File: flow/design.v
module axi_master_write #(
    parameter AXI_ID_WD   = 2,
    parameter AXI_DATA_WD = 32,
    parameter AXI_ADDR_WD = 32,
    parameter AXI_STRB_WD = 4
)(
    input                      M_AXI_ACLK,
    input                      M_AXI_ARESETN,    
    input                      w_cmd_valid,
    input  [AXI_ADDR_WD-1 : 0] w_cmd_addr,
    input  [AXI_ID_WD-1   : 0] w_cmd_id,
    input  [1 : 0]             w_cmd_burst,
    input  [2 : 0]             w_cmd_size,
    input  [AXI_ADDR_WD-1 : 0] w_cmd_len,
    output                     w_cmd_ready,
    output                     w_cmd_abort,
    output [AXI_ADDR_WD-1 : 0] M_AXI_AWADDR,
    output [AXI_ID_WD-1   : 0] M_AXI_AWID,
    output [1 : 0]             M_AXI_AWBURST,
    output [2 : 0]             M_AXI_AWSIZE,
    output [7 : 0]             M_AXI_AWLEN,
    output                     M_AXI_AWVALID,
    input                      M_AXI_AWREADY,
    output [AXI_DATA_WD-1 : 0] M_AXI_WDATA,
    output                     M_AXI_WLAST,
    output [AXI_STRB_WD-1 : 0] M_AXI_WSTRB,
    output                     M_AXI_WVALID,
    input                      M_AXI_WREADY,
    input  [AXI_ID_WD-1   : 0] M_AXI_BID,
    input  [1 : 0]             M_AXI_BRESP,
    input                      M_AXI_BVALID,
    output                     M_AXI_BREADY
);
localparam IW = AXI_ID_WD,
           DW = AXI_DATA_WD,
           AW = AXI_ADDR_WD,
           SW = AXI_STRB_WD;
localparam FIXED     = 2'b00,
           INCREMENT = 2'b01,
           WRAP      = 2'b10;
localparam ADDRLSB           = $clog2(DW) - 3;
localparam T_LGMAXBURST      = $clog2((4096 << 3) / DW);
localparam LGMAXBURST        = (T_LGMAXBURST < 8) ? T_LGMAXBURST : 8;
localparam LGMAX_FIXED_BURST = (T_LGMAXBURST < 4) ? T_LGMAXBURST : 4;
localparam AWT               = AW - ADDRLSB;
reg w_busy;
reg w_complete_combo;
reg pre_start;
reg start_burst_combo;
reg phantom_start;
reg [AW-1  : 0] awaddr;
reg [IW-1  : 0] awid;
reg [AWT-1 : 0] awlent;
reg [1 : 0]     awburst;
reg [2 : 0]     awsize;
reg aw_incr_burst;
reg aw_full_incr_burst;
reg aw_full_fixed_burst;
reg aw_needs_alignment;
reg            axi_awvalid;
reg [IW-1 : 0] axi_awid;
reg [AW-1 : 0] axi_awaddr;
reg [1 : 0]    axi_awburst;
reg [7 : 0]    axi_awlen;
reg [2 : 0]    axi_awsize;
reg [DW-1 : 0] axi_wdata;
reg [SW-1 : 0] axi_wstrb;
reg            axi_wlast;
reg            axi_wvalid;
reg            axi_bready;
reg [AWT-1 : 0] aw_requests_remaining;
reg [AWT-1 : 0] aw_next_remaining_combo;
reg aw_next_full_incr_burst_remaining_combo;
reg aw_none_incr_burst_remaining;
reg aw_none_incr_burst_remaining_combo;
reg aw_next_full_fixed_burst_remaining_combo;
reg aw_none_fixed_burst_remaining;
reg aw_none_fixed_burst_remaining_combo;
reg [LGMAXBURST-1 : 0] addr_align_combo;
reg [LGMAXBURST   : 0] initial_burst_len_combo;
reg [LGMAXBURST   : 0] wr_max_burst;
reg [LGMAXBURST   : 0] wr_beats_cnt;
reg axi_abort_pending;
wire w_fire     = w_cmd_valid   && w_cmd_ready;
wire awfire     = M_AXI_AWVALID && M_AXI_AWREADY;
wire wfire      = M_AXI_WVALID  && M_AXI_WREADY;
wire bfire      = M_AXI_BVALID  && M_AXI_BREADY;
wire last_wfire = M_AXI_WLAST   && wfire;
wire aw_pending = M_AXI_AWVALID && !M_AXI_AWREADY;
wire w_pending  = M_AXI_WVALID  && !M_AXI_WREADY;
always @(posedge M_AXI_ACLK) begin
    if (!M_AXI_ARESETN) begin
        w_busy <= 1'b0;
    end
    else if (w_fire) begin
        w_busy <= 1'b1;
    end
    else if (w_complete_combo) begin
        w_busy <= 1'b0;
    end
end
always @(posedge M_AXI_ACLK) begin
    if (!w_busy) begin
        pre_start <= 1'b1;
    end
    else begin
        pre_start <= 1'b0;
    end
end
always @(*) begin
    start_burst_combo = !(aw_incr_burst ? aw_none_incr_burst_remaining : aw_none_fixed_burst_remaining);
    if (!w_busy || axi_abort_pending) begin
        start_burst_combo = 1'b0;
    end
    if (axi_awvalid || pre_start) begin
        start_burst_combo = 1'b0;
    end
    if (M_AXI_WVALID && !(M_AXI_WLAST && M_AXI_WREADY)) begin
        start_burst_combo = 1'b0;
    end
end
always @(posedge M_AXI_ACLK) begin
    if (!w_busy) begin
        phantom_start <= 1'b0;
    end
    else begin
        phantom_start <= start_burst_combo;
    end
end
always @(posedge M_AXI_ACLK) begin
    if (!M_AXI_ARESETN) begin
        axi_awvalid <= 1'b0;
    end
    else if (!aw_pending) begin
        axi_awvalid <= start_burst_combo;
    end
end
always @(*) begin
    if (!w_busy) begin
        w_complete_combo = 1'b0;
    end
    else begin
        w_complete_combo = last_wfire && (aw_incr_burst ? aw_none_incr_burst_remaining : aw_none_fixed_burst_remaining);
        if (axi_abort_pending && !axi_wvalid && !axi_awvalid) begin
            w_complete_combo = 1'b1;
        end
    end
end
always @(posedge M_AXI_ACLK) begin
    if (!w_busy) begin
        axi_abort_pending <= 1'b0;
    end
    else if (bfire && M_AXI_BRESP[1]) begin
        axi_abort_pending <= 1'b1;
    end
end
always @(posedge M_AXI_ACLK) begin
    if (!M_AXI_ARESETN) begin
        awburst <= INCREMENT;
        awsize  <= 'b0;
        awlent  <= 'b0;
        awid    <= 'b0;
        awaddr  <= 'b0;
        aw_incr_burst       <= 1'b1;
        aw_full_incr_burst  <= 1'b0;
        aw_full_fixed_burst <= 1'b0; 
    end
    else if (!w_busy) begin 
        awburst <= w_cmd_burst;
        awsize  <= w_cmd_size;
        awlent  <= w_cmd_len[AW-1 : ADDRLSB];
        awid    <= w_cmd_id;
        awaddr  <= w_cmd_addr;
        aw_incr_burst       <= (w_cmd_burst == INCREMENT);
        aw_full_incr_burst  <= |w_cmd_len[AW-1 : (ADDRLSB+LGMAXBURST)];
        aw_full_fixed_burst <= |w_cmd_len[AW-1 : (ADDRLSB+LGMAX_FIXED_BURST)];
    end
end
always @(posedge M_AXI_ACLK) begin
    if (!aw_pending) begin
        axi_awburst <= awburst;
        axi_awid    <= awid;
        axi_awsize  <= awsize;
    end
end
wire [LGMAXBURST : 0] aw_align_sum = {1'b0, w_cmd_addr[(ADDRLSB+LGMAXBURST-1) : ADDRLSB]} + {1'b0, w_cmd_len[(ADDRLSB+LGMAXBURST-1) : ADDRLSB]};
always @(posedge M_AXI_ACLK) begin
    if (!w_busy) begin
        aw_needs_alignment <= 1'b0;
        if (|w_cmd_addr[(ADDRLSB+LGMAXBURST-1) : ADDRLSB]) begin
            if (|w_cmd_len[AW-1 : (LGMAXBURST+ADDRLSB)]) begin
                aw_needs_alignment <= 1'b1;
            end
            else if (aw_align_sum[LGMAXBURST]) begin
                aw_needs_alignment <= 1'b1;
            end
        end
    end
end
always @(*) begin
    addr_align_combo        = 1'b1 + (~awaddr[(ADDRLSB+LGMAXBURST-1) : ADDRLSB]);
    initial_burst_len_combo = (1 << LGMAXBURST);
    if (!aw_incr_burst) begin
        initial_burst_len_combo = (1 << LGMAX_FIXED_BURST);
        if (!aw_full_fixed_burst) begin
            initial_burst_len_combo = {1'b0, awlent[LGMAXBURST-1 : 0]};
        end
    end
    else if (aw_needs_alignment) begin
        initial_burst_len_combo = {1'b0, addr_align_combo};
    end
    else if (!aw_full_incr_burst) begin
        initial_burst_len_combo = {1'b0, awlent[LGMAXBURST-1 : 0]};
    end
end
always @(posedge M_AXI_ACLK) begin
    if (pre_start) begin
        wr_max_burst <= initial_burst_len_combo;
    end
    else if (phantom_start) begin
        if (aw_incr_burst) begin
            if (!aw_next_full_incr_burst_remaining_combo) begin
                wr_max_burst <= {1'b0, aw_next_remaining_combo[7 : 0]};
            end
            else begin
                wr_max_burst <= (1 << LGMAXBURST);
            end
        end
        else begin
            if (!aw_next_full_fixed_burst_remaining_combo) begin
                wr_max_burst <= {4'b0, aw_next_remaining_combo[3 : 0]};
            end
            else begin
                wr_max_burst <= (1 << LGMAX_FIXED_BURST);
            end
        end
    end
end
always @(posedge M_AXI_ACLK) begin
    if (!aw_pending) begin
        axi_awlen <= wr_max_burst - 1'b1;
    end
end
always @(posedge M_AXI_ACLK) begin
    if (pre_start) begin
        aw_requests_remaining         <= awlent;
        aw_none_incr_burst_remaining  <= 1'b0;
        aw_none_fixed_burst_remaining <= 1'b0;
    end
    else if (phantom_start) begin
        aw_requests_remaining         <= aw_next_remaining_combo;
        aw_none_incr_burst_remaining  <= aw_none_incr_burst_remaining_combo;
        aw_none_fixed_burst_remaining <= aw_none_fixed_burst_remaining_combo;
    end
    else if (axi_abort_pending) begin
        aw_requests_remaining         <= 'b0;
        aw_none_incr_burst_remaining  <= 1'b1;
        aw_none_fixed_burst_remaining <= 1'b1;
    end
end
always @(*) begin
    aw_next_remaining_combo                  = aw_requests_remaining - ({(LGMAXBURST+1){phantom_start}} & wr_max_burst);
    aw_next_full_incr_burst_remaining_combo  = |aw_next_remaining_combo[AWT-1 : LGMAXBURST];
    aw_next_full_fixed_burst_remaining_combo = |aw_next_remaining_combo[AWT-1 : LGMAX_FIXED_BURST];
    aw_none_incr_burst_remaining_combo       = !aw_next_full_incr_burst_remaining_combo && !(|aw_next_remaining_combo[LGMAXBURST-1 : 0]);
    aw_none_fixed_burst_remaining_combo      = !aw_next_full_fixed_burst_remaining_combo && !(|aw_next_remaining_combo[LGMAX_FIXED_BURST-1 : 0]);
end
always @(posedge M_AXI_ACLK) begin
    if (!w_busy) begin
        axi_awaddr <= w_cmd_addr;
    end
    else if (awfire) begin
        axi_awaddr[ADDRLSB-1 : 0] <= 'b0;
        if (aw_incr_burst) begin
            axi_awaddr[AW-1 : ADDRLSB] <=axi_awaddr[AW-1 : ADDRLSB] + axi_awlen + 1'b1;
        end
    end
end
always @(posedge M_AXI_ACLK) begin
    if (!M_AXI_ARESETN) begin
        axi_wvalid <= 1'b0;
    end
    else if (!w_pending) begin
        if (last_wfire) begin
            axi_wvalid <= 1'b0;
        end
        if (start_burst_combo) begin
            axi_wvalid <= 1'b1;
        end
    end
end
always @(posedge M_AXI_ACLK) begin
    if (!M_AXI_ARESETN) begin
        wr_beats_cnt  <= 'b0;
    end
    else begin
        case ({phantom_start,  wfire})
            2'b00: begin end
            2'b01: begin
                wr_beats_cnt  <= wr_beats_cnt - 1'b1;
            end
            2'b10: begin
                wr_beats_cnt  <= wr_beats_cnt + wr_max_burst;
            end
            2'b11: begin
                wr_beats_cnt  <= wr_beats_cnt + M_AXI_AWLEN;
            end
        endcase
    end
end
always @(posedge M_AXI_ACLK) begin
    if (!M_AXI_ARESETN) begin
        axi_wdata <= 'b0;
    end
    else if (wfire) begin
        axi_wdata <= axi_wdata + 1'b1;
        if (M_AXI_WLAST) begin
            axi_wdata <= 'b0;
        end
    end
end
always @(posedge M_AXI_ACLK) begin
    if (!w_busy) begin
        axi_wlast <= (awlent == 'b1);
    end
    else if (!w_pending) begin
        if (start_burst_combo) begin
            axi_wlast <= (wr_max_burst == 'b1);
        end
        else if (phantom_start) begin
            axi_wlast <= (M_AXI_AWLEN == 'b1);
        end
        else begin
            axi_wlast <= (wr_beats_cnt == 2);
        end
    end
end
always @(posedge M_AXI_ACLK) begin
    if (!w_pending) begin
        axi_wstrb <= axi_abort_pending ? 'b0 : {SW{1'b1}};
    end
end 
always @(posedge M_AXI_ACLK) begin
    if (!M_AXI_ARESETN) begin
        axi_bready <= 1'b0;
    end 
    else if (last_wfire) begin
        axi_bready <= 1'b1;
    end
    else if (bfire) begin
        axi_bready <= 1'b0;
    end
end
assign w_cmd_ready   = !w_busy && !axi_abort_pending;
assign w_cmd_abort   = axi_abort_pending;
assign M_AXI_AWVALID = axi_awvalid;
assign M_AXI_AWADDR  = axi_awaddr;
assign M_AXI_AWID    = axi_awid;
assign M_AXI_AWBURST = axi_awburst;
assign M_AXI_AWSIZE  = axi_awsize;
assign M_AXI_AWLEN   = axi_awlen;
assign M_AXI_WVALID  = axi_wvalid;
assign M_AXI_WDATA   = axi_wdata;
assign M_AXI_WSTRB   = axi_wstrb;
assign M_AXI_WLAST   = axi_wlast;
assign M_AXI_BREADY  = axi_bready;
endmodule
module axi_master_read #(
    parameter AXI_ID_WD   = 2,
    parameter AXI_DATA_WD = 32,
    parameter AXI_ADDR_WD = 32,
    parameter AXI_STRB_WD = 4
)(
    input                      M_AXI_ACLK,
    input                      M_AXI_ARESETN,    
    input                      r_cmd_valid,
    input  [AXI_ADDR_WD-1 : 0] r_cmd_addr,
    input  [AXI_ID_WD-1   : 0] r_cmd_id,
    input  [1 : 0]             r_cmd_burst,
    input  [2 : 0]             r_cmd_size,
    input  [AXI_ADDR_WD-1 : 0] r_cmd_len,
    output                     r_cmd_ready,
    output                     r_cmd_abort,
    output [AXI_ADDR_WD-1 : 0] M_AXI_ARADDR,
    output [AXI_ID_WD-1   : 0] M_AXI_ARID,
    output [1 : 0]             M_AXI_ARBURST,
    output [2 : 0]             M_AXI_ARSIZE,
    output [7 : 0]             M_AXI_ARLEN,
    output                     M_AXI_ARVALID,
    input                      M_AXI_ARREADY,
    input  [AXI_DATA_WD-1 : 0] M_AXI_RDATA,
    input                      M_AXI_RLAST,
    input  [AXI_ID_WD-1   : 0] M_AXI_RID,
    input  [1 : 0]             M_AXI_RRESP,
    input                      M_AXI_RVALID,
    output                     M_AXI_RREADY
);
localparam IW = AXI_ID_WD,
           DW = AXI_DATA_WD,
           AW = AXI_ADDR_WD,
           SW = AXI_STRB_WD;
localparam FIXED     = 2'b00,
           INCREMENT = 2'b01,
           WRAP      = 2'b10;
localparam ADDRLSB           = $clog2(DW) - 3;
localparam T_LGMAXBURST      = $clog2((4096 << 3) / DW);
localparam LGMAXBURST        = (T_LGMAXBURST < 8) ? T_LGMAXBURST : 8;
localparam LGMAX_FIXED_BURST = (T_LGMAXBURST < 4) ? T_LGMAXBURST : 4;
localparam AWT               = AW - ADDRLSB;
reg r_busy;
reg r_complete_combo;
reg pre_start;
reg start_burst_combo;
reg phantom_start;
reg [AW-1  : 0] araddr;
reg [IW-1  : 0] arid;
reg [AWT-1 : 0] arlent;
reg [1 : 0]     arburst;
reg [2 : 0]     arsize;
reg ar_incr_burst;
reg ar_full_incr_burst;
reg ar_full_fixed_burst;
reg ar_needs_alignment;
reg            axi_arvalid;
reg [IW-1 : 0] axi_arid;
reg [AW-1 : 0] axi_araddr;
reg [1 : 0]    axi_arburst;
reg [7 : 0]    axi_arlen;
reg [2 : 0]    axi_arsize;
reg            axi_rready;
reg [AWT-1 : 0] ar_requests_remaining;
reg [AWT-1 : 0] ar_next_remaining_combo;
reg ar_next_full_incr_burst_remaining_combo;
reg ar_none_incr_burst_remaining;
reg ar_none_incr_burst_remaining_combo;
reg ar_next_full_fixed_burst_remaining_combo;
reg ar_none_fixed_burst_remaining;
reg ar_none_fixed_burst_remaining_combo;
reg [LGMAXBURST-1 : 0] addr_align_combo;
reg [LGMAXBURST   : 0] initial_burst_len_combo;
reg [LGMAXBURST   : 0] rd_max_burst;
reg [9 : 0] ar_burst_outstanding;
reg         ar_last_outstanding;
reg axi_abort_pending;
wire r_fire     = r_cmd_valid   && r_cmd_ready;
wire arfire     = M_AXI_ARVALID && M_AXI_ARREADY;
wire rfire      = M_AXI_RVALID  && M_AXI_RREADY;
wire last_rfire = M_AXI_RLAST   && rfire;
wire ar_pending = M_AXI_ARVALID && !M_AXI_ARREADY;
always @(posedge M_AXI_ACLK) begin
    if (!M_AXI_ARESETN) begin
        r_busy <= 1'b0;
    end
    else if (r_fire) begin
        r_busy <= 1'b1;
    end
    else if (r_complete_combo) begin
        r_busy <= 1'b0;
    end
end
always @(posedge M_AXI_ACLK) begin
    if (!r_busy) begin
        pre_start <= 1'b1;
    end
    else begin
        pre_start <= 1'b0;
    end
end
always @(*) begin
    start_burst_combo = !(ar_incr_burst ? ar_none_incr_burst_remaining : ar_none_fixed_burst_remaining);
    if (!r_busy || axi_abort_pending) begin
        start_burst_combo = 1'b0;
    end
    if (axi_arvalid || pre_start) begin
        start_burst_combo = 1'b0;
    end
end
always @(posedge M_AXI_ACLK) begin
    if (!r_busy) begin
        phantom_start <= 1'b0;
    end
    else begin
        phantom_start <= start_burst_combo;
    end
end
always @(posedge M_AXI_ACLK) begin
    if (!M_AXI_ARESETN) begin
        axi_arvalid <= 1'b0;
    end
    else if (!ar_pending) begin
        axi_arvalid <= start_burst_combo;
    end
end
always @(*) begin
    if (!r_busy) begin
        r_complete_combo = 1'b0;
    end
    else begin
        r_complete_combo = !pre_start && !phantom_start
                        && (ar_incr_burst ? ar_none_incr_burst_remaining : ar_none_fixed_burst_remaining)
                        && ((ar_burst_outstanding == 'b0) || (last_rfire && ar_last_outstanding));
    end
end
always @(posedge M_AXI_ACLK) begin
    if (!M_AXI_ARESETN) begin
        ar_burst_outstanding <= 'b0;
        ar_last_outstanding  <= 1'b0;
    end
    else begin
        if (phantom_start && !last_rfire) begin
            ar_burst_outstanding <= ar_burst_outstanding + 1'b1;
            ar_last_outstanding  <= (ar_burst_outstanding == 1'b0);
        end
        if (last_rfire && !phantom_start) begin
            ar_burst_outstanding <= ar_burst_outstanding - 1'b1;
            ar_last_outstanding  <= (ar_burst_outstanding == 'd2);
        end
    end
end
always @(posedge M_AXI_ACLK) begin
    if (!r_busy) begin
        axi_abort_pending <= 1'b0;
    end
    else if (rfire && M_AXI_RRESP[1]) begin
        axi_abort_pending <= 1'b1;
    end
end
always @(posedge M_AXI_ACLK) begin
    if (!M_AXI_ARESETN) begin
        arburst <= INCREMENT;
        arsize  <= 'b0;
        arlent  <= 'b0;
        arid    <= 'b0;
        araddr  <= 'b0;
        ar_incr_burst       <= 1'b1;
        ar_full_incr_burst  <= 1'b0;
        ar_full_fixed_burst <= 1'b0; 
    end
    else if (!r_busy) begin 
        arburst <= r_cmd_burst;
        arsize  <= r_cmd_size;
        arlent  <= r_cmd_len[AW-1 : ADDRLSB];
        arid    <= r_cmd_id;
        araddr  <= r_cmd_addr;
        ar_incr_burst       <= (r_cmd_burst == INCREMENT);
        ar_full_incr_burst  <= |r_cmd_len[AW-1 : (ADDRLSB+LGMAXBURST)];
        ar_full_fixed_burst <= |r_cmd_len[AW-1 : (ADDRLSB+LGMAX_FIXED_BURST)];
    end
end
always @(posedge M_AXI_ACLK) begin
    if (!ar_pending) begin
        axi_arburst <= arburst;
        axi_arid    <= arid;
        axi_arsize  <= arsize;
    end
end
wire [LGMAXBURST : 0] ar_align_sum = {1'b0, r_cmd_addr[(ADDRLSB+LGMAXBURST-1) : ADDRLSB]} + {1'b0, r_cmd_len[(ADDRLSB+LGMAXBURST-1) : ADDRLSB]};
always @(posedge M_AXI_ACLK) begin
    if (!r_busy) begin
        ar_needs_alignment <= 1'b0;
        if (|r_cmd_addr[(ADDRLSB+LGMAXBURST-1) : ADDRLSB]) begin
            if (|r_cmd_len[AW-1 : (LGMAXBURST+ADDRLSB)]) begin
                ar_needs_alignment <= 1'b1;
            end
            else if (ar_align_sum[LGMAXBURST]) begin
                ar_needs_alignment <= 1'b1;
            end
        end
    end
end
always @(*) begin
    addr_align_combo        = 1'b1 + (~araddr[(ADDRLSB+LGMAXBURST-1) : ADDRLSB]);
    initial_burst_len_combo = (1 << LGMAXBURST);
    if (!ar_incr_burst) begin
        initial_burst_len_combo = (1 << LGMAX_FIXED_BURST);
        if (!ar_full_fixed_burst) begin
            initial_burst_len_combo = {1'b0, arlent[LGMAXBURST-1 : 0]};
        end
    end
    else if (ar_needs_alignment) begin
        initial_burst_len_combo = {1'b0, addr_align_combo};
    end
    else if (!ar_full_incr_burst) begin
        initial_burst_len_combo = {1'b0, arlent[LGMAXBURST-1 : 0]};
    end
end
always @(posedge M_AXI_ACLK) begin
    if (pre_start) begin
        rd_max_burst <= initial_burst_len_combo;
    end
    else if (phantom_start) begin
        if (ar_incr_burst) begin
            if (!ar_next_full_incr_burst_remaining_combo) begin
                rd_max_burst <= {1'b0, ar_next_remaining_combo[7 : 0]};
            end
            else begin
                rd_max_burst <= (1 << LGMAXBURST);
            end
        end
        else begin
            if (!ar_next_full_fixed_burst_remaining_combo) begin
                rd_max_burst <= {4'b0, ar_next_remaining_combo[3 : 0]};
            end
            else begin
                rd_max_burst <= (1 << LGMAX_FIXED_BURST);
            end
        end
    end
end
always @(posedge M_AXI_ACLK) begin
    if (!ar_pending) begin
        axi_arlen <= rd_max_burst - 1'b1;
    end
end
always @(posedge M_AXI_ACLK) begin
    if (pre_start) begin
        ar_requests_remaining         <= arlent;
        ar_none_incr_burst_remaining  <= 1'b0;
        ar_none_fixed_burst_remaining <= 1'b0;
    end
    else if (phantom_start) begin
        ar_requests_remaining         <= ar_next_remaining_combo;
        ar_none_incr_burst_remaining  <= ar_none_incr_burst_remaining_combo;
        ar_none_fixed_burst_remaining <= ar_none_fixed_burst_remaining_combo;
    end
    else if (axi_abort_pending) begin
        ar_requests_remaining         <= 'b0;
        ar_none_incr_burst_remaining  <= 1'b1;
        ar_none_fixed_burst_remaining <= 1'b1;
    end
end
always @(*) begin
    ar_next_remaining_combo                  = ar_requests_remaining - ({(LGMAXBURST+1){phantom_start}} & rd_max_burst);
    ar_next_full_incr_burst_remaining_combo  = |ar_next_remaining_combo[AWT-1 : LGMAXBURST];
    ar_next_full_fixed_burst_remaining_combo = |ar_next_remaining_combo[AWT-1 : LGMAX_FIXED_BURST];
    ar_none_incr_burst_remaining_combo       = !ar_next_full_incr_burst_remaining_combo && !(|ar_next_remaining_combo[LGMAXBURST-1 : 0]);
    ar_none_fixed_burst_remaining_combo      = !ar_next_full_fixed_burst_remaining_combo && !(|ar_next_remaining_combo[LGMAX_FIXED_BURST-1 : 0]);
end
always @(posedge M_AXI_ACLK) begin
    if (!r_busy) begin
        axi_araddr <= r_cmd_addr;
    end
    else if (arfire) begin
        axi_araddr[ADDRLSB-1 : 0] <= 'b0;
        if (ar_incr_burst) begin
            axi_araddr[AW-1 : ADDRLSB] <=axi_araddr[AW-1 : ADDRLSB] + axi_arlen + 1'b1;
        end
    end
end
always @(posedge M_AXI_ACLK) begin
    if (!M_AXI_ARESETN) begin
        axi_rready <= 1'b0;
    end 
    else if (arfire) begin
        axi_rready <= 1'b1;
    end
    else if (r_complete_combo) begin
        axi_rready <= 1'b0;
    end
end
assign r_cmd_ready   = !r_busy && !axi_abort_pending;
assign r_cmd_abort   = axi_abort_pending;
assign M_AXI_ARVALID = axi_arvalid;
assign M_AXI_ARADDR  = axi_araddr;
assign M_AXI_ARID    = axi_arid;
assign M_AXI_ARBURST = axi_arburst;
assign M_AXI_ARSIZE  = axi_arsize;
assign M_AXI_ARLEN   = axi_arlen;
assign M_AXI_RREADY  = axi_rready;
endmodule
module DMAC #(
    parameter AXI_ID_WD   = 2,
    parameter AXI_DATA_WD = 32,
    parameter AXI_ADDR_WD = 32,
    parameter AXI_STRB_WD = 4
)(
    input                      AXI_ACLK,
    input                      AXI_ARESETN,    
    input                      cmd_valid,
    input  [AXI_ADDR_WD-1 : 0] cmd_addr,
    input  [AXI_ID_WD-1   : 0] cmd_id,
    input  [1 : 0]             cmd_burst,
    input  [2 : 0]             cmd_size,
    input  [AXI_ADDR_WD-1 : 0] cmd_len,
    output                     cmd_ready,
    output                     cmd_abort,
    output [AXI_ADDR_WD-1 : 0] AXI_AWADDR,
    output [AXI_ID_WD-1   : 0] AXI_AWID,
    output [1 : 0]             AXI_AWBURST,
    output [2 : 0]             AXI_AWSIZE,
    output [7 : 0]             AXI_AWLEN,
    output                     AXI_AWVALID,
    input                      AXI_AWREADY,
    output [AXI_DATA_WD-1 : 0] AXI_WDATA,
    output [AXI_STRB_WD-1 : 0] AXI_WSTRB,
    output                     AXI_WLAST,
    output                     AXI_WVALID,
    input                      AXI_WREADY,
    input  [AXI_ID_WD-1   : 0] AXI_BID,
    input  [1 : 0]             AXI_BRESP,
    input                      AXI_BVALID,
    output                     AXI_BREADY,
    output [AXI_ADDR_WD-1 : 0] AXI_ARADDR,
    output [AXI_ID_WD-1   : 0] AXI_ARID,
    output [1 : 0]             AXI_ARBURST,
    output [2 : 0]             AXI_ARSIZE,
    output [7 : 0]             AXI_ARLEN,
    output                     AXI_ARVALID,
    input                      AXI_ARREADY,
    input  [AXI_DATA_WD-1 : 0] AXI_RDATA,
    input                      AXI_RLAST,
    input  [AXI_ID_WD-1   : 0] AXI_RID,
    input  [1 : 0]             AXI_RRESP,
    input                      AXI_RVALID,
    output                     AXI_RREADY
);
wire w_cmd_ready, r_cmd_ready;
wire w_cmd_abort, r_cmd_abort;
assign cmd_ready = w_cmd_ready && r_cmd_ready;
assign cmd_abort = w_cmd_abort || r_cmd_abort;
wire cmd_valid_both = cmd_valid && cmd_ready;
axi_master_write #(
    .AXI_ID_WD(AXI_ID_WD),
    .AXI_DATA_WD(AXI_DATA_WD),
    .AXI_ADDR_WD(AXI_ADDR_WD),
    .AXI_STRB_WD(AXI_STRB_WD)
) axi_master_write(
    .M_AXI_ACLK(AXI_ACLK),
    .M_AXI_ARESETN(AXI_ARESETN),    
    .w_cmd_valid(cmd_valid_both),
    .w_cmd_addr(cmd_addr),
    .w_cmd_id(cmd_id),
    .w_cmd_burst(cmd_burst),
    .w_cmd_size(cmd_size),
    .w_cmd_len(cmd_len),
    .w_cmd_ready(w_cmd_ready),
    .w_cmd_abort(w_cmd_abort),
    .M_AXI_AWADDR(AXI_AWADDR),
    .M_AXI_AWID(AXI_AWID),
    .M_AXI_AWBURST(AXI_AWBURST),
    .M_AXI_AWSIZE(AXI_AWSIZE),
    .M_AXI_AWLEN(AXI_AWLEN),
    .M_AXI_AWVALID(AXI_AWVALID),
    .M_AXI_AWREADY(AXI_AWREADY),
    .M_AXI_WDATA(AXI_WDATA),
    .M_AXI_WLAST(AXI_WLAST),
    .M_AXI_WSTRB(AXI_WSTRB),
    .M_AXI_WVALID(AXI_WVALID),
    .M_AXI_WREADY(AXI_WREADY),
    .M_AXI_BID(AXI_BID),
    .M_AXI_BRESP(AXI_BRESP),
    .M_AXI_BVALID(AXI_BVALID),
    .M_AXI_BREADY(AXI_BREADY)
);
axi_master_read #(
    .AXI_ID_WD(AXI_ID_WD),
    .AXI_DATA_WD(AXI_DATA_WD),
    .AXI_ADDR_WD(AXI_ADDR_WD),
    .AXI_STRB_WD(AXI_STRB_WD)
) axi_master_read(
    .M_AXI_ACLK(AXI_ACLK),
    .M_AXI_ARESETN(AXI_ARESETN),    
    .r_cmd_valid(cmd_valid_both),
    .r_cmd_addr(cmd_addr),
    .r_cmd_id(cmd_id),
    .r_cmd_burst(cmd_burst),
    .r_cmd_size(cmd_size),
    .r_cmd_len(cmd_len),
    .r_cmd_ready(r_cmd_ready),
    .r_cmd_abort(r_cmd_abort),
    .M_AXI_ARADDR(AXI_ARADDR),
    .M_AXI_ARID(AXI_ARID),
    .M_AXI_ARBURST(AXI_ARBURST),
    .M_AXI_ARSIZE(AXI_ARSIZE),
    .M_AXI_ARLEN(AXI_ARLEN),
    .M_AXI_ARVALID(AXI_ARVALID),
    .M_AXI_ARREADY(AXI_ARREADY),
    .M_AXI_RDATA(AXI_RDATA),
    .M_AXI_RLAST(AXI_RLAST),
    .M_AXI_RVALID(AXI_RVALID),
    .M_AXI_RREADY(AXI_RREADY),
    .M_AXI_RID(AXI_RID),
    .M_AXI_RRESP(AXI_RRESP)
);
endmodule
File: flow/run.sh
#!/bin/bash
# the make line also repeats each setting of config.mk as NAME=value (left out here)
make -C /OpenROAD-flow-scripts/flow DESIGN_CONFIG=/design/flow/config.mk WORK_HOME=/design/flow/orfs CLKGATE_MAP_FILE= finish
File: flow/config.mk
export PLATFORM = sky130hd
export DESIGN_NAME = DMAC
export DESIGN_NICKNAME = DMAC
export VERILOG_FILES = /design/flow/design.v
export SDC_FILE = /design/flow/constraint.sdc
export NUM_CORES = 4
export LEC_CHECK = 0
export ABC_AREA = 0
export CAP_MARGIN = 0
export CORE_MARGIN = 2
export CORE_UTILIZATION = 71
export CTS_CLUSTER_DIAMETER = 381
export CTS_CLUSTER_SIZE = 58
export MAX_ROUTING_LAYER = met4
export MIN_ROUTING_LAYER = met1
export PLACE_DENSITY_LB_ADDON = 0.01
export SETUP_SLACK_MARGIN = 0.96
export SLEW_MARGIN = 20
export TNS_END_PERCENT = 80
File: flow/constraint.sdc
create_clock -name core_clock -period 3.34 [get_ports {AXI_ACLK}]
set_input_delay 0.6680 -clock core_clock [delete_from_list [all_inputs] [get_ports {AXI_ACLK}]]
set_output_delay 0.6680 -clock core_clock [all_outputs]
set_load 0.01 [all_outputs]
==> results of run 1 <==
-- timing repair --
item	in CTS
setup endpoints to repair	127
buffers inserted	95
pin swaps	126
cloned	3
hold buffers	0
resized	149
-- stage by stage --
| stage | setup TNS [ns] | power (uW) | setup WS [ns] |
|---|---|---|---|
| 4_1_cts | 0 | 12100 | 0.0436 |
| 3_5_place_dp | -0.785 | 9520 | -0.300 |
| 3_3_place_gp | -0.241 | 9330 | -0.241 |
| 2_1_floorplan | 0 | 8030 | 0.0114 |
-- routing by layer --
| layer | overflow | global-route usage |
|---|---|---|
| met5 | - | - |
| met4 | 9 | 0.744 |
| met3 | 3 | 0.638 |
| met2 | 2 | 0.918 |
| met1 | 0 | 0.745 |
==> Table 3: Implementation characteristics, run 1 <==
Table: implementation figures

Parameter                              Value

Synthesis
  Part of the Yosys area used for sequential elements .................. 0.473
  Area fraction in mux cells .................. 0.0505
  Combinational family with the most area after synthesis .................. simple AND/OR/NAND/NOR gates
  Area fraction in compound gates after synthesis .................. 0.121
  Synth Area per Inst .................. between 9 and 10 um2
  Library cell with the largest summed area after synthesis .................. sky130_fd_sc_hd__edfxtp_1
  Flip-flops with a built-in enable .................. ~180
  Number of distinct library cell variants in the gate-level netlist after synthesis .................. between 70 and 80
  Xor/xnor share .................. 0.0805
  Adder Area Share .................. 0.0507
  Post-synthesis net count .................. 2055
  Seq cells post-synth .................. 341
  Top area cell types .................. sky130_fd_sc_hd__edfxtp_1 (29%), sky130_fd_sc_hd__dfxtp_1 (18%), sky130_fd_sc_hd__mux2i_1 (4.7%), sky130_fd_sc_hd__ha_1 (4.4%), sky130_fd_sc_hd__nand2_1 (4.3%)
  Cell area after synthesis .................. ~18000 um2
  Fraction of registers with async set/reset .................. 0
  Primary FF master, synth .................. sky130_fd_sc_hd__edfxtp_1
  Fraction of post-synthesis cell area in the top cell type by area .................. 0.291
  Most frequent cells after synthesis .................. sky130_fd_sc_hd__nand2_1 (207), sky130_fd_sc_hd__edfxtp_1 (176), sky130_fd_sc_hd__dfxtp_1 (165), sky130_fd_sc_hd__nor2_1 (142), sky130_fd_sc_hd__o21ai_0 (102)
  Cell total in the yosys stat output .................. approximately 1900
  AND/OR/NAND/NOR Cells, Area Fraction .................. 0.196
  Yosys stat area .................. ~18000 um2
  Warnings from Yosys .................. 2
  Library cell with the highest instance count after synthesis .................. sky130_fd_sc_hd__nand2_1
  Number of instances in the synthesized netlist .................. 1865

Floorplanning
  Floorplan Utilization .................. 0.721
  Placement row count .................. 58
  Placeable core region .................. 25200 um2
  Die boundary width .................. roughly 160 um
  I/O pin cnt .................. approximately 260
  Vertical die size .................. 164 um
  Chip Area .................. between 20000 and 30000 um2

Run status
  Failing step .................. global routing (5_1_grt)
  Result of the run .................. aborted with a tool error
  Log Error .................. [ERROR GRT-0232] Routing congestion too high. Check the congestion heatmap in the GUI.

Clock tree
  TritonCTS Sinks .................. around 340
  CTS Buf Count .................. 9
  CTS H-Tree Depth .................. 1
  Root buffer cell .................. sky130_fd_sc_hd__clkbuf_16
  Max clock buf depth .................. 3

Placed design
  Cell count after placement .................. 2418
  GPL Wtd Cong .................. 1.03
  Dpl cell area .................. 21500 um2
  DPL Wire Length .................. between 30000 and 40000 um
  Port bufs .................. about 220

Global routing
  Global-route congestion overflow total .................. 14
  Overall Global Routing Usage .................. 0.772
==> inputs of run 2 (changes only) <==
ABC_AREA = not set   (was 0)
CAP_MARGIN = 20   (was 0)
CORE_UTILIZATION = 63   (was 71)
CTS_CLUSTER_DIAMETER = not set   (was 381)
CTS_CLUSTER_SIZE = 95   (was 58)
MAX_ROUTING_LAYER = not set   (was met4)
MIN_ROUTING_LAYER = not set   (was met1)
PLACE_DENSITY_LB_ADDON = not set   (was 0.01)
SETUP_SLACK_MARGIN = not set   (was 0.96)
TNS_END_PERCENT = not set   (was 80)
clock period = 4.48 ns   (was 3.34 ns; I/O delays follow)
==> run 2 against run 1 <==
  * The run now finishes clean
  * Die area is 12% higher
  * Synthesized area did not move
  * Synthesized cell count unchanged
==> Table 3: Implementation characteristics, run 2 <==
Physical implementation characteristics

Parameter                              Value

Synthesis
  Fraction of post-synthesis cell area in the top cell type by area .................. 0.291
  Warnings from Yosys .................. 2
  Xor/xnor share .................. 0.0805
  Library cell with the largest summed area after synthesis .................. sky130_fd_sc_hd__edfxtp_1
  Number of distinct library cell variants in the gate-level netlist after synthesis .................. 71
  Post-synthesis net count .................. approximately 2100
  Adder Area Share .................. 0.0507
  Combinational family with the most area after synthesis .................. simple AND/OR/NAND/NOR gates
  Top area cell types .................. sky130_fd_sc_hd__edfxtp_1 (29%), sky130_fd_sc_hd__dfxtp_1 (18%), sky130_fd_sc_hd__mux2i_1 (4.7%), sky130_fd_sc_hd__ha_1 (4.4%), sky130_fd_sc_hd__nand2_1 (4.3%)
  Part of the Yosys area used for sequential elements .................. 0.473
  Flip-flops with a built-in enable .................. ~180
  Synth Area per Inst .................. 9.74 um2
  Cell area after synthesis .................. 18200 um2
  Cell total in the yosys stat output .................. 1865
  Yosys stat area .................. ~18000 um2
  Fraction of registers with async set/reset .................. 0
  Library cell with the highest instance count after synthesis .................. sky130_fd_sc_hd__nand2_1
  Seq cells post-synth .................. 341
  Area fraction in mux cells .................. 0.0505
  AND/OR/NAND/NOR Cells, Area Fraction .................. 0.196
  Number of instances in the synthesized netlist .................. about 1900
  Area fraction in compound gates after synthesis .................. 0.121
  Most frequent cells after synthesis .................. sky130_fd_sc_hd__nand2_1 (207), sky130_fd_sc_hd__edfxtp_1 (176), sky130_fd_sc_hd__dfxtp_1 (165), sky130_fd_sc_hd__nor2_1 (142), sky130_fd_sc_hd__o21ai_0 (102)
  Primary FF master, synth .................. sky130_fd_sc_hd__edfxtp_1

Drt
  Drt initial violations .................. 1355
  Average wire per cell in the routed design .................. between 15 and 20 um
  Total wire length after detailed routing .................. roughly 48000 um
  Detail-routed via count per cell .................. approximately 5.9
  DRC violation count after routing .................. 0
  Residual antenna-violating net count after detailed routing .................. 0
  Count of vias placed by the detailed router .................. roughly 15000
  First-pass detailed-route iteration total .................. 6
  Diodes inserted .................. 0

Power and ir drop
  Sum of internal, switching and leakage power .................. ~10000 uW
  Power per cell area .................. 456 nW/um2
  Clock network fraction of design power .................. 0.324
  Maximum ir drop on the vdd rail .................. 0.471 mV
  Largest Pwr Group .................. sequential cells
  Combinational power share .................. 0.258
  Sw frac .................. 0.306
  Net switching component of the power .................. between 3000 and 4000 uW
  Cell internal pwr .................. between 6000 and 7000 uW
  Static Leak .................. 0.00834 uW
  Portion of total power attributed to sequential cells .................. 0.418
  Power consumed by the clock network .................. about 3300 uW
  Power dissipated in sequential cells .................. 4190 uW
  Comb group .................. between 2000 and 3000 uW

Final timing
  Final Hold Violation Tally .................. 0
  RSZ-0062 raised after global routing .................. false
  Clock skew after layout .................. 0.0192 ns
  Relative slew slack .................. 0.350
  Highest achievable clock rate .................. 253 MHz
  Final sum of negative setup slack .................. 0 ns
  Final clock period utilization by the worst path .................. 0.883
  Least setup slack across all paths after layout .................. 0.525 ns
  Least-Margin Pin Slew .................. 0.976 ns
  Count of final setup violators .................. 0
  Final-layout worst hold slack .................. ~0.43 ns
  Final number of max-transition violations .................. 0
  Post-layout min period .................. 3.96 ns

Flow run
  OpenROAD warning count .................. 69
  Number of max-cap violations .................. 0

Clock tree
  CTS Hold Buffers Added .................. 0
  CTS clk-pin slew, worst paths .................. about 0.060 ns
  Post-CTS Setup Bufs .................. 0
  Max clock buf depth .................. 3
  Number of gates given a new drive strength after cts .................. 0
  TritonCTS Sinks .................. roughly 340
  CTS Buf Count .................. 39
  Worst-skew pair later-pin latency .................. 0.53 ns
  Clock tree from TritonCTS .................. yes
  CTS H-Tree Depth .................. 2
  Root buffer cell .................. sky130_fd_sc_hd__clkbuf_16

Global routing
  Overall Global Routing Usage .................. 0.311
  Global-route wire length before repair .................. 75100 um
  Vias in the first global route .................. 14070
  Largest net degree at the start of global routing .................. about 89
  Initial antenna violation count .................. 3
  Global-route congestion overflow total .................. 0

Final layout
  Count of fill cells added during filler insertion .................. 2060
  Final standard cell utilization of the core .................. 0.771
  Syn-to-layout area delta .................. 21.2%
  Fin nets .................. 2260

Worst setup path
  Depth of the worst register-to-register path .................. 13
  CP endpoint .................. axi_master_write.wr_max_burst[1]
  Count of cell instances traversed by the critical path .................. 13
  Cells along the critical path .................. inv_1 -> nor2_1 -> ha_1 -> fa_1 -> nand2b_1 -> a21oi_1 -> o21ai_0 -> nor2b_1 -> xnor2_1 -> nand4_1 -> a2111oi_4 -> o211ai_2 -> o22ai_1
  Timing startpoint of the critical path .................. axi_master_write.wr_max_burst[0]
  Kind of cell adding the most delay to the critical path .................. AND-OR/OR-AND gates
  R2r endpoint .................. axi_master_write.wr_max_burst[1]
  Number of buffer and inverter stages on the critical path .................. 1
  Highest-delay cell along the critical path .................. sky130_fd_sc_hd__a2111oi_4
  Critical path fanouts, max .................. 6
  Endpoint class of the critical path .................. flip-flop
  Data required time at the worst endpoint .................. just under 5 ns
  Crit Path Class .................. flip-flop to flip-flop
  Worst EP arrival .................. ~4.3 ns
  Critical Path Max Stage Delay .................. roughly 0.64 ns
  Startpoint type of the worst setup path .................. flip-flop
  Slack of the worst reg-to-reg path .................. approximately 0.52 ns
  Worst flop-to-flop path startpoint .................. axi_master_write.wr_max_burst[0]

Floorplanning
  Vertical die size .................. roughly 170 um
  Placement row count .................. about 62
  Chip Area .................. about 30000 um2
  I/O pin cnt .................. around 260
  Floorplan Utilization .................. 0.636
  Die boundary width .................. about 170 um
  Placeable core region .................. roughly 29000 um2

Min path
  Worst hold path class .................. flip-flop to flip-flop
  Number of instances on the worst hold path .................. 0
  Hold Crit Start .................. axi_master_read.arid[1]
  Sink of the worst hold path .................. axi_master_read.axi_arid[1]

Placed design
  Worst Setup Slack post-DPL .................. 0.163 ns
  Port bufs .................. approximately 220
  GPL Wtd Cong .................. about 0.90
  DPL Wire Length .................. approximately 35000 um

Run status
  Result of the run .................. finished clean
run 2: final cells by class:
type | count | area (um2) | share of cell area
tap | 384 | 480 | 0.0218
sequential | 341 | 8600 | 0.390
timing repair buffer | 239 | 2330 | 0.106
clock buffer | 54 | 1160 | 0.0529
multi-input combinational | 1388 | 9050 | 0.411
clock inverter | 17 | 158 | 0.00716
inverter | 61 | 229 | 0.0104
run 2: metal layers:
| layer | wire (um) | track usage | vias up |
|---|---|---|---|
| met5 | 27 | 0 | - |
| met4 | 1590 | 0.106 | 4 |
| met3 | 3410 | 0.0489 | 108 |
| met2 | 22800 | 0.522 | 585 |
| met1 | 20100 | 0.412 | 7018 |
| li1 | - | - | 7060 |
run 2: metrics by stage:
| step | std cells | instance area [um2] |
|---|---|---|
| after floorplan | 1865 | 18200 |
| after global placement | 2413 | 20700 |
| after detailed placement | 2413 | 20700 |
| after CTS | 2484 | 22000 |
| after global routing | 2484 | 22000 |
| final | 2484 | 22000 |
==> inputs of run 3 (changes only) <==
CELL_PAD_IN_SITES_DETAIL_PLACEMENT = 0   (was not set)
CORE_UTILIZATION = 62   (was 63)
CTS_CLUSTER_DIAMETER = 70   (was not set)
CTS_CLUSTER_SIZE = 62   (was 95)
PLACE_DENSITY_LB_ADDON = 0.29   (was not set)
clock period = 3.97 ns   (was 4.48 ns; I/O delays follow)
==> run 3 against run 2 <==
  * Still clean
  * Register-to-register slack lost 0.25 ns
  * Sequential power grew 13%
  * Sequential cell count did not move
  * First-iteration DRC count grew 2.3%
  * Fmax grew 6.9%
  * Clock power is 21% lower
  * Count of clock-buffer cells in the layout down 31
  * Critical path depth rose by 1
  * Largest power group unchanged
  * Highest routed layer unchanged
==> Table 3: Implementation characteristics, run 3 <==
Physical implementation characteristics

Parameter                              Value

Final timing
  Post-layout min period .................. approximately 3.7 ns
  Final Hold Violation Tally .................. 0
  Least-Margin Pin Slew .................. around 0.96 ns
  Clock skew after layout .................. around 0.026 ns
  Final sum of negative setup slack .................. 0 ns
  Count of final setup violators .................. 0
  Final number of max-transition violations .................. 0
  Highest achievable clock rate .................. ~270 MHz
  Relative slew slack .................. 0.359
  Final clock period utilization by the worst path .................. 0.932
  RSZ-0062 raised after global routing .................. false

Synthesis
  Area fraction in mux cells .................. 0.0505
  Post-synthesis net count .................. roughly 2100
  Fraction of post-synthesis cell area in the top cell type by area .................. 0.291
  Primary FF master, synth .................. sky130_fd_sc_hd__edfxtp_1
  Warnings from Yosys .................. 2
  Library cell with the highest instance count after synthesis .................. sky130_fd_sc_hd__nand2_1
  Combinational family with the most area after synthesis .................. simple AND/OR/NAND/NOR gates
  Part of the Yosys area used for sequential elements .................. 0.473
  Top area cell types .................. sky130_fd_sc_hd__edfxtp_1 (29%), sky130_fd_sc_hd__dfxtp_1 (18%), sky130_fd_sc_hd__mux2i_1 (4.7%), sky130_fd_sc_hd__ha_1 (4.4%), sky130_fd_sc_hd__nand2_1 (4.3%)
  Library cell with the largest summed area after synthesis .................. sky130_fd_sc_hd__edfxtp_1
  Cell total in the yosys stat output .................. ~1900
  Seq cells post-synth .................. 341
  Most frequent cells after synthesis .................. sky130_fd_sc_hd__nand2_1 (207), sky130_fd_sc_hd__edfxtp_1 (176), sky130_fd_sc_hd__dfxtp_1 (165), sky130_fd_sc_hd__nor2_1 (142), sky130_fd_sc_hd__o21ai_0 (102)
  Fraction of registers with async set/reset .................. 0
  Number of instances in the synthesized netlist .................. between 1500 and 2000
  Flip-flops with a built-in enable .................. 176
  Cell area after synthesis .................. approximately 18000 um2
  Area fraction in compound gates after synthesis .................. 0.121
  Synth Area per Inst .................. 9.74 um2
  Number of distinct library cell variants in the gate-level netlist after synthesis .................. between 70 and 80
  Yosys stat area .................. ~18000 um2
  AND/OR/NAND/NOR Cells, Area Fraction .................. 0.196
  Xor/xnor share .................. 0.0805
  Adder Area Share .................. 0.0507

Global routing
  Global-route congestion overflow total .................. 0
  Largest net degree at the start of global routing .................. 63
  Vias in the first global route .................. 14398
  Overall Global Routing Usage .................. 0.307
  Initial antenna violation count .................. 3
  Global-route wire length before repair .................. approximately 75000 um

Min path
  Sink of the worst hold path .................. axi_master_read.axi_arburst[1]
  Worst hold path class .................. flip-flop to flip-flop
  Number of instances on the worst hold path .................. 0
  Hold Crit Start .................. axi_master_read.arburst[1]

Worst setup path
  Number of buffer and inverter stages on the critical path .................. 2
  Critical Path Max Stage Delay .................. 0.47 ns
  Data required time at the worst endpoint .................. ~4.3 ns
  Worst flop-to-flop path startpoint .................. axi_master_read.phantom_start
  Depth of the worst register-to-register path .................. 14
  Slack of the worst reg-to-reg path .................. between 0.2 and 0.3 ns
  Endpoint class of the critical path .................. flip-flop
  Cells along the critical path .................. inv_1 -> nor2_1 -> ha_1 -> fa_1 -> nand2b_1 -> a21o_1 -> a21boi_0 -> o21ai_0 -> a21boi_0 -> o221ai_1 -> nor4b_2 -> buf_4 -> nand3_1 -> a31o_2
  Count of cell instances traversed by the critical path .................. 14
  Critical path fanouts, max .................. 14
  Startpoint type of the worst setup path .................. flip-flop
  Worst EP arrival .................. between 4 and 5 ns
  CP endpoint .................. axi_master_read.rd_max_burst[4]
  Crit Path Class .................. flip-flop to flip-flop
  R2r endpoint .................. axi_master_read.rd_max_burst[4]
  Timing startpoint of the critical path .................. axi_master_read.phantom_start
  Kind of cell adding the most delay to the critical path .................. AND-OR/OR-AND gates
  Cell with the most instances on the worst path .................. sky130_fd_sc_hd__a21boi_0
  Highest-delay cell along the critical path .................. sky130_fd_sc_hd__dfxtp_1

Power and ir drop
  Combinational power share .................. 0.290
  Power per cell area .................. 476 nW/um2
  Sw frac .................. 0.342
  Clock network fraction of design power .................. 0.250
  Largest Pwr Group .................. sequential cells
  Maximum ir drop on the vdd rail .................. 0.334 mV
  Cell internal pwr .................. ~6800 uW
  Portion of total power attributed to sequential cells .................. 0.460
  Power dissipated in sequential cells .................. ~4700 uW
  Comb group .................. 2970 uW
  Sum of internal, switching and leakage power .................. just over 10000 uW
  Net switching component of the power .................. around 3500 uW
  Static Leak .................. just over 0.008 uW
  Power consumed by the clock network .................. 2570 uW

Clock tree
  Max clock buf depth .................. 3
  TritonCTS Sinks .................. ~340
  Root buffer cell .................. sky130_fd_sc_hd__clkbuf_16
  Worst-skew pair later-pin latency .................. roughly 0.57 ns
  Clock tree from TritonCTS .................. yes
  CTS Buf Count .................. 21
  CTS clk-pin slew, worst paths .................. 0.12 ns
  CTS H-Tree Depth .................. 1
  CTS Hold Buffers Added .................. 0

Final layout
  Fin nets .................. 2254
  Count of fill cells added during filler insertion .................. around 2100
  Final standard cell utilization of the core .................. 0.750
  MI comb area .................. between 9000 and 10000 um2
  Syn-to-layout area delta .................. 18.8%
  Flop area .................. 8600 um2
  Finished layout cell area .................. roughly 22000 um2

Floorplanning
  I/O pin cnt .................. roughly 260
  Placeable core region .................. roughly 29000 um2
  Placement row count .................. between 60 and 70
  Floorplan Utilization .................. 0.631
  Die boundary width .................. ~180 um
  Vertical die size .................. between 150 and 200 um
  Chip Area .................. around 31000 um2

Drt
  Diodes inserted .................. 0
  Count of vias placed by the detailed router .................. 15009
  Detail-routed via count per cell .................. 6.09
  Average wire per cell in the routed design .................. around 20 um
  DRC violation count after routing .................. 0
  Residual antenna-violating net count after detailed routing .................. 0
  Total wire length after detailed routing .................. between 40000 and 50000 um
  Drt initial violations .................. between 1000 and 1500
  First-pass detailed-route iteration total .................. 5

Run status
  Result of the run .................. finished clean

Flow run
  Number of max-cap violations .................. 0
  OpenROAD warning count .................. ~67

Placed design
  Port bufs .................. ~220
  GPL Wtd Cong .................. approximately 0.96
  Dpl cell area .................. 20800 um2
  DPL Wire Length .................. ~35000 um
-- run 3: what timing repair did --
| action | 4_1_cts | 5_1_grt |
|---|---|---|
| endpoints found under the setup margin | 0 | 11 |
| gates resized | 0 | 2 |
| buffers inserted | 0 | 1 |
-- run 3: metal layers --
metal,part of all wire,up-vias,wire length [um],GRT usage
met5,0.00062,-,30,0
met4,0.032,4,1560,0.0965
met3,0.074,112,3560,0.0498
met2,0.48,658,23300,0.524
met1,0.41,7197,19800,0.399
li1,-,7038,-,-
-- run 3: metrics by stage --
stage               hold WS (ns)  setup WS [ns]  cells
floorplan                  0.408         0.0477   1865
global placement           0.415       -0.00981   2424
detailed placement         0.417        -0.0905   2424
CTS                        0.445         0.0293   2462
global route               0.452        0.00341   2463
finish                     0.446          0.272   2463
-- run 3: layout make-up --
cell class              count  share of cell area
clock inverters            15              0.0115
flip-flops and latches    341               0.398
inverters                  61              0.0106
clock buffers              23              0.0252
multi-input cells        1388               0.420
well taps                 384              0.0223
repair buffers            251               0.112
==> inputs of run 4 (changes only) <==
ABC_AREA = 0   (was not set)
CAP_MARGIN = 0   (was 20)
CELL_PAD_IN_SITES_DETAIL_PLACEMENT = 1   (was 0)
CELL_PAD_IN_SITES_GLOBAL_PLACEMENT = 1   (was not set)
CORE_MARGIN = 10   (was 2)
CORE_UTILIZATION = 64   (was 62)
CTS_CLUSTER_DIAMETER = 381   (was 70)
CTS_CLUSTER_SIZE = 58   (was 62)
GPL_ROUTABILITY_DRIVEN = 0   (was not set)
MAX_ROUTING_LAYER = met5   (was not set)
MIN_ROUTING_LAYER = met1   (was not set)
PLACE_DENSITY = 0.92   (was not set)
PLACE_DENSITY_LB_ADDON = not set   (was 0.29)
TNS_END_PERCENT = 80   (was not set)
clock period = 3.56 ns   (was 3.97 ns; I/O delays follow)
==> run 4 against run 3 <==
  * The flow now stops in global placement (3_3_place_gp)
  * Synthesized cell count unchanged
  * Die area up 16%
  * Synthesized area unchanged
==> Table 3: Implementation characteristics, run 4 <==
Table: implementation figures

Parameter                              Value

Synthesis
  Post-synthesis net count .................. around 2100
  Library cell with the highest instance count after synthesis .................. sky130_fd_sc_hd__nand2_1
  Yosys stat area .................. 18200 um2
  Cell area after synthesis .................. about 18000 um2
  Warnings from Yosys .................. 2
  Xor/xnor share .................. 0.0805
  Adder Area Share .................. 0.0507
  AND/OR/NAND/NOR Cells, Area Fraction .................. 0.196
  Fraction of registers with async set/reset .................. 0
  Number of instances in the synthesized netlist .................. roughly 1900
  Number of distinct library cell variants in the gate-level netlist after synthesis .................. around 71
  Part of the Yosys area used for sequential elements .................. 0.473
  Fraction of post-synthesis cell area in the top cell type by area .................. 0.291
  Primary FF master, synth .................. sky130_fd_sc_hd__edfxtp_1
  Cell total in the yosys stat output .................. around 1900
  Most frequent cells after synthesis .................. sky130_fd_sc_hd__nand2_1 (207), sky130_fd_sc_hd__edfxtp_1 (176), sky130_fd_sc_hd__dfxtp_1 (165), sky130_fd_sc_hd__nor2_1 (142), sky130_fd_sc_hd__o21ai_0 (102)
  Synth Area per Inst .................. 9.74 um2
  Library cell with the largest summed area after synthesis .................. sky130_fd_sc_hd__edfxtp_1
  Area fraction in compound gates after synthesis .................. 0.121
  Flip-flops with a built-in enable .................. 176
  Top area cell types .................. sky130_fd_sc_hd__edfxtp_1 (29%), sky130_fd_sc_hd__dfxtp_1 (18%), sky130_fd_sc_hd__mux2i_1 (4.7%), sky130_fd_sc_hd__ha_1 (4.4%), sky130_fd_sc_hd__nand2_1 (4.3%)
  Seq cells post-synth .................. around 340
  Area fraction in mux cells .................. 0.0505
  Combinational family with the most area after synthesis .................. simple AND/OR/NAND/NOR gates

Floorplanning
  Placement row count .................. between 60 and 70
  Vertical die size .................. around 190 um
  Die boundary width .................. around 190 um
  Chip Area .................. about 36000 um2
  I/O pin cnt .................. around 260
  Floorplan Utilization .................. 0.652
  Placeable core region .................. about 28000 um2

Run status
  Failing step .................. global placement (3_3_place_gp)
  Log Error .................. [ERROR GPL-0301] Utilization 101.014 % exceeds 100%.
  Result of the run .................. aborted with a tool error
==> inputs of run 5 (changes only) <==
ABC_AREA = not set   (was 0)
CAP_MARGIN = 20   (was 0)
CELL_PAD_IN_SITES_DETAIL_PLACEMENT = not set   (was 1)
CELL_PAD_IN_SITES_GLOBAL_PLACEMENT = not set   (was 1)
CORE_MARGIN = 2   (was 10)
CORE_UTILIZATION = 71   (was 64)
CTS_CLUSTER_DIAMETER = not set   (was 381)
CTS_CLUSTER_SIZE = 80   (was 58)
GPL_ROUTABILITY_DRIVEN = not set   (was 0)
MAX_ROUTING_LAYER = not set   (was met5)
MIN_ROUTING_LAYER = not set   (was met1)
PLACE_DENSITY = not set   (was 0.92)
PLACE_DENSITY_LB_ADDON = 0.0   (was not set)
SETUP_SLACK_MARGIN = 1.37   (was not set)
TNS_END_PERCENT = 40   (was 80)
clock period = 4.64 ns   (was 3.56 ns; I/O delays follow)
==> run 5 against run 4 <==
  * The run now finishes clean
  * Die area fell by 24%
  * Synthesized area did not move
  * Synthesized cell count did not move
==> Table 3: Implementation characteristics, run 5 <==
Physical implementation characteristics

Parameter                              Value

Power and ir drop
  Cell internal pwr .................. slightly below 7000 uW
  Sum of internal, switching and leakage power .................. between 9000 and 10000 uW
  Combinational power share .................. 0.285
  Clock network fraction of design power .................. 0.305
  Maximum ir drop on the vdd rail .................. between 0.3 and 0.4 mV
  Comb group .................. about 2800 uW
  Power per cell area .................. about 440 nW/um2
  Portion of total power attributed to sequential cells .................. 0.410
  Sw frac .................. 0.325
  Power dissipated in sequential cells .................. 4080 uW
  Power consumed by the clock network .................. 3040 uW
  Static Leak .................. 0.00852 uW
  Largest Pwr Group .................. sequential cells
  Net switching component of the power .................. 3230 uW

Worst setup path
  Critical path fanouts, max .................. 6
  Kind of cell adding the most delay to the critical path .................. simple AND/OR/NAND/NOR gates
  CP endpoint .................. axi_master_write.wr_max_burst[8]
  Number of buffer and inverter stages on the critical path .................. 2
  Startpoint type of the worst setup path .................. flip-flop
  Endpoint class of the critical path .................. flip-flop
  Slack of the worst reg-to-reg path .................. between 0.9 and 1 ns
  Count of cell instances traversed by the critical path .................. 13
  Highest-delay cell along the critical path .................. sky130_fd_sc_hd__or4b_4
  Cells along the critical path .................. nand2_2 -> ha_4 -> or3_4 -> or4b_4 -> buf_6 -> nor2_4 -> nand3_2 -> xor2_2 -> nand4_1 -> a2111oi_4 -> buf_6 -> o22ai_2 -> and2_1
  Timing startpoint of the critical path .................. axi_master_write.wr_max_burst[8]
  Worst flop-to-flop path startpoint .................. axi_master_write.wr_max_burst[8]
  Depth of the worst register-to-register path .................. 13
  Cell with the most instances on the worst path .................. sky130_fd_sc_hd__buf_6
  Data required time at the worst endpoint .................. slightly below 5 ns
  Crit Path Class .................. flip-flop to flip-flop
  Critical Path Max Stage Delay .................. just over 0.6 ns
  R2r endpoint .................. axi_master_write.wr_max_burst[8]
  Worst EP arrival .................. approximately 4 ns

Min path
  Hold Crit Start .................. axi_master_write.awburst[1]
  Worst hold path class .................. flip-flop to flip-flop
  Number of instances on the worst hold path .................. 0
  Sink of the worst hold path .................. axi_master_write.axi_awburst[1]

Clock tree
  Root buffer cell .................. sky130_fd_sc_hd__clkbuf_16
  Max clock buf depth .................. 3
  CTS H-Tree Depth .................. 2
  Worst-skew pair later-pin latency .................. 0.54 ns
  CTS clk-pin slew, worst paths .................. around 0.060 ns
  TritonCTS Sinks .................. between 300 and 400
  CTS Buf Count .................. 37
  Clock tree from TritonCTS .................. yes

Flow run
  OpenROAD warning count .................. around 70
  Number of max-cap violations .................. 0

Synthesis
  Fraction of post-synthesis cell area in the top cell type by area .................. 0.291
  Synth Area per Inst .................. just under 10 um2
  Number of distinct library cell variants in the gate-level netlist after synthesis .................. approximately 71
  Post-synthesis net count .................. approximately 2100
  Combinational family with the most area after synthesis .................. simple AND/OR/NAND/NOR gates
  Seq cells post-synth .................. ~340
  AND/OR/NAND/NOR Cells, Area Fraction .................. 0.196
  Area fraction in mux cells .................. 0.0505
  Xor/xnor share .................. 0.0805
  Yosys stat area .................. 18200 um2
  Cell area after synthesis .................. roughly 18000 um2
  Primary FF master, synth .................. sky130_fd_sc_hd__edfxtp_1
  Number of instances in the synthesized netlist .................. approximately 1900
  Part of the Yosys area used for sequential elements .................. 0.473
  Adder Area Share .................. 0.0507
  Warnings from Yosys .................. 2
  Most frequent cells after synthesis .................. sky130_fd_sc_hd__nand2_1 (207), sky130_fd_sc_hd__edfxtp_1 (176), sky130_fd_sc_hd__dfxtp_1 (165), sky130_fd_sc_hd__nor2_1 (142), sky130_fd_sc_hd__o21ai_0 (102)
  Top area cell types .................. sky130_fd_sc_hd__edfxtp_1 (29%), sky130_fd_sc_hd__dfxtp_1 (18%), sky130_fd_sc_hd__mux2i_1 (4.7%), sky130_fd_sc_hd__ha_1 (4.4%), sky130_fd_sc_hd__nand2_1 (4.3%)
  Fraction of registers with async set/reset .................. 0
  Library cell with the highest instance count after synthesis .................. sky130_fd_sc_hd__nand2_1
  Cell total in the yosys stat output .................. around 1900
  Area fraction in compound gates after synthesis .................. 0.121
  Flip-flops with a built-in enable .................. about 180
  Library cell with the largest summed area after synthesis .................. sky130_fd_sc_hd__edfxtp_1

Run status
  Result of the run .................. finished clean

Drt
  Drt initial violations .................. roughly 2400
  Routed length on met2 .................. 25900 um
  DRC violation count after routing .................. 0
  First-pass detailed-route iteration total .................. 6
  Detail-routed via count per cell .................. between 6 and 7
  Count of vias placed by the detailed router .................. 16251
  Average wire per cell in the routed design .................. roughly 22 um
  Top layer used by detailed routing .................. met4
  Detailed-routing wirelength on met1 .................. ~20000 um
  Residual antenna-violating net count after detailed routing .................. 0
  Total wire length after detailed routing .................. 54900 um
  Met3 WL post-DR .................. 6140 um

Final layout
  Fin nets .................. between 2000 and 2500
  Syn-to-layout area delta .................. 24.3%
  Count of fill cells added during filler insertion .................. between 1000 and 1500

Floorplanning
  Placeable core region .................. about 25000 um2
  Floorplan Utilization .................. 0.721
  Chip Area .................. roughly 27000 um2
  I/O pin cnt .................. about 260
  Placement row count .................. a little under 60
  Die boundary width .................. approximately 160 um
  Vertical die size .................. roughly 160 um

Final timing
  Post-layout min period .................. ~3.7 ns
  Count of final setup violators .................. 0
  RSZ-0062 raised after global routing .................. true
  Least-Margin Pin Slew .................. ~1.1 ns
  Final sum of negative setup slack .................. 0 ns
  Clock skew after layout .................. between 0.02 and 0.025 ns
  Final Hold Violation Tally .................. 0
  Final number of max-transition violations .................. 0
  Highest achievable clock rate .................. about 270 MHz
  Relative slew slack .................. 0.293
  Final clock period utilization by the worst path .................. 0.801

Global routing
  Global-route congestion overflow total .................. 0
  Overall Global Routing Usage .................. 0.378
  Global-route wire length before repair .................. roughly 80000 um
  Initial antenna violation count .................. 3
  Vias in the first global route .................. 15295
  Largest net degree at the start of global routing .................. 62

Placed design
  DPL Wire Length .................. approximately 35000 um
  GPL Wtd Cong .................. ~0.96
  Port bufs .................. about 220
run 5: timing repair:
item | in CTS | in global routing
pin swaps | 22 | 44
endpoints found under the setup margin | 42 | 66
gates cloned | 1 | 0
setup buffers | 18 | 20
gates resized | 39 | 55
hold buffers | 0 | 0
run 5: area by class of cell:
type                       count  area, um2  share of cell area
tap                          330        413              0.0183
inverter                      61        231              0.0103
clock buffer                  58       1150              0.0509
sequential                   341       8600               0.381
antenna                        2       5.00            0.000222
clock inverter                10        105             0.00466
multi-input combinational   1389       9510               0.421
timing repair buffer         268       2560               0.114
run 5: per-layer routing:
metal,global-route usage,up-vias
met5,0,-
met4,0.175,0
met3,0.0588,295
met2,0.638,1148
met1,0.481,7693
li1,-,7115
run 5: metrics by stage:
| step | utilization | area [um2] | setup slack, ns | instances | hold WS [ns] |
|---|---|---|---|---|---|
| after floorplan | - | 18200 | 1.03 | 1865 | 0.408 |
| after global placement | 0.818 | 20600 | 0.529 | 2350 | 0.414 |
| after detailed placement | 0.818 | 20600 | 0.430 | 2350 | 0.417 |
| after CTS | 0.880 | 22200 | 1.16 | 2437 | 0.427 |
| after global routing | 0.896 | 22600 | 0.907 | 2457 | 0.439 |
| final | 0.897 | 22600 | 0.924 | 2459 | 0.427 |
Power figures rest on the tool's default switching activity, not on a simulated workload.
